## job 101
## chip_to_symbol
module chip_to_symbol 
(
input logic         i_clk,
input logic         i_rst_n,
input logic         i_stream,
input logic         i_stream_valid,
output logic [3:0]  o_symbol,
output logic        o_symbol_valid       
);
Settings: LEC_CHECK=0, ABC_AREA=1, CAP_MARGIN=15, CORE_MARGIN=2, CORE_UTILIZATION=72, CTS_CLUSTER_DIAMETER=353, CTS_CLUSTER_SIZE=72, HOLD_SLACK_MARGIN=-0.09, SETUP_SLACK_MARGIN=0.32, SLEW_MARGIN=5, TNS_END_PERCENT=100; clock period 4.05 ns.
run.sh (not shown) runs the stock make flow with config.mk's settings and CLKGATE_MAP_FILE=.
[flow] job 101 | stages: complete | final checks: fail | reason: setup timing
Input-level comparison between job 102 and job 101:
Settings: changing SLEW_MARGIN from 5 to 20; changing CAP_MARGIN from 15 to 20; removing ABC_AREA (formerly 1); removing SETUP_SLACK_MARGIN (formerly 0.32); changing CORE_UTILIZATION from 72 to 40; removing CTS_CLUSTER_SIZE (formerly 72); removing TNS_END_PERCENT (formerly 100); removing CTS_CLUSTER_DIAMETER (formerly 353); removing HOLD_SLACK_MARGIN (formerly -0.09); changing the clock period (ns, I/O delays scaled along) from 4.05 to 7.27.
--- outcome ---
Job 102: no failed stages, no open violations at the end
Side by side, final area turned out lower in job 102 than in job 101.
Comparing job 101 and job 102, sequential cell area share is higher on job 102.
Count of clock-buffer cells in the layout in job 102 is 2 higher than in job 101
The run showing the smaller xor/xnor cell area share of the yosys netlist is job 101.
Compared to job 101, job 102 leaves more free space in the core.
Looking at die height, job 102 sits about 37% above job 101.
Job 102 — worst-case clock skew 0.0042 ns lower, job 101 as reference
[job 102] die extent in x rose 37% relative to job 101
Total cell area reported by yosys after synthesis of job 102 exceeds that of job 101 by a few percent.
What job 103 does differently from job 102 at the input level:
Settings: CORE_UTILIZATION now 61, was 40; TNS_END_PERCENT now 70, previously not set; the clock period (ns, I/O delays scaled along) now 10.0, was 7.27.
Findings:
Per the final summary, job 103 finished and its layout is clean on timing, DRC and antenna. [compare] base=job 102 new=job 103: non-clock buffer total of the final layout has decreased, post-detailed-placement half-perimeter wirelength has decreased, wire length on met1 has decreased, setup slack after layout has increased. Job 102 ended up with dfrtp_1 as its cell with the biggest individual delay on the critical path; job 103 ended up with o21ai_0. In the flow results for job 103 and job 102, the minimum hold slack is larger on job 102.


chip_to_symbol again, from the RTL that the note above started with.
Settings: LEC_CHECK=0, ABC_AREA=1, CAP_MARGIN=20, CELL_PAD_IN_SITES_DETAIL_PLACEMENT=1, CORE_MARGIN=8, CORE_UTILIZATION=27, CTS_CLUSTER_DIAMETER=267, HOLD_SLACK_MARGIN=-0.08, MAX_ROUTING_LAYER=met4, SLEW_MARGIN=20, TNS_END_PERCENT=70; clock period 10.0 ns.
Change:
Settings changed: CAP_MARGIN 20 to 35, CELL_PAD_IN_SITES_DETAIL_PLACEMENT 1 to default, CORE_ASPECT_RATIO from default to 0.5, CORE_MARGIN 8 to 7, CORE_UTILIZATION 27 to 57, CTS_CLUSTER_DIAMETER 267 to 236, CTS_CLUSTER_SIZE from default to 98, HOLD_SLACK_MARGIN -0.08 to 0.29, MAX_ROUTING_LAYER met4 to default, PLACE_DENSITY from default to 0.4, SETUP_SLACK_MARGIN from default to 2.88, TNS_END_PERCENT 70 to 15.
Die size drops by 51%.
Global-route usage goes up by 17 points.
Cell area went down by 2.4%.
Routed wire length shrinks by 8.5%.
Sequential share of layout area rises by 0.25 points.
Via count shrinks by 3.0%.
Change:
Settings changed: CAP_MARGIN 35 to 20, CORE_ASPECT_RATIO 0.5 to 1.03, CORE_UTILIZATION 57 to 40, CTS_CLUSTER_DIAMETER 236 to default, CTS_CLUSTER_SIZE 98 to 58, GPL_TIMING_DRIVEN from default to 1, HOLD_SLACK_MARGIN 0.29 to 0.12, MIN_ROUTING_LAYER from default to met2, PLACE_DENSITY 0.4 to default, SETUP_SLACK_MARGIN 2.88 to default, SLEW_MARGIN 20 to 15, TNS_END_PERCENT 15 to 60.
After rerunning: Wire length rises by roughly a tenth. Worst setup slack gets worse by 890 ps. Die area increases by well over a third. Flip-flop count does not change. Cell area rose slightly. First-iteration DRC count went up to 3.1 times its value. Cell count goes up by a few percent. Clock skew stays flat. Area after synthesis does not change.
Change:
Settings changed: CORE_ASPECT_RATIO 1.03 to 0.5, CORE_MARGIN 7 to 2, CORE_UTILIZATION 40 to 57, CTS_CLUSTER_DIAMETER from default to 236, CTS_CLUSTER_SIZE 58 to 97, GPL_TIMING_DRIVEN 1 to default, HOLD_SLACK_MARGIN 0.12 to default, MIN_ROUTING_LAYER met2 to default, PLACE_DENSITY from default to 0.4, SLEW_MARGIN 15 to 20, TNS_END_PERCENT 60 to 15.
The new run finished with timing, DRC and antenna clean.
Global-route usage drops by 2.0 points.
Worst setup slack gains 860 ps.
Final area falls slightly.
Sequential share of layout area is higher by 0.21 points.
Hold slack hardly moves.
First-iteration DRC count goes down by well over a third.
Clock skew went down by 3.6 ps.
Change:
Settings changed: ABC_AREA 1 to default, CORE_ASPECT_RATIO 0.5 to default, CORE_UTILIZATION 57 to 21, CTS_CLUSTER_DIAMETER 236 to default, CTS_CLUSTER_SIZE 97 to default, PLACE_DENSITY 0.4 to default, TNS_END_PERCENT 15 to default.
Clock period 10.0 ns to 15.6 ns, I/O delays scaled along.
Outcome:
- routed wire length climbs by 10%
- via count climbs by 3.5%
- clock-buffer cell count climbs by 1
- critical path depth drops by 1
- final area climbs by 11%
- synthesized area climbs by 5.3%
- setup slack gets better by 3800 ps
- non-clock buffer count climbs by 23
- die area climbs to 2.8 times its value
Change:
Settings changed: CORE_UTILIZATION 21 to 16.
Clock period 15.6 ns to 7.27 ns, I/O delays scaled along.
Clock skew goes down by 3.7 ps; worst setup slack gets worse by 6600 ps; global-route usage is lower by 3.8 points; final area rises by 2.6%; register-to-register slack loses 8300 ps; wire length goes up by 1.9%; first-iteration DRC count falls by 7.6%; via count rises by 0.83%.
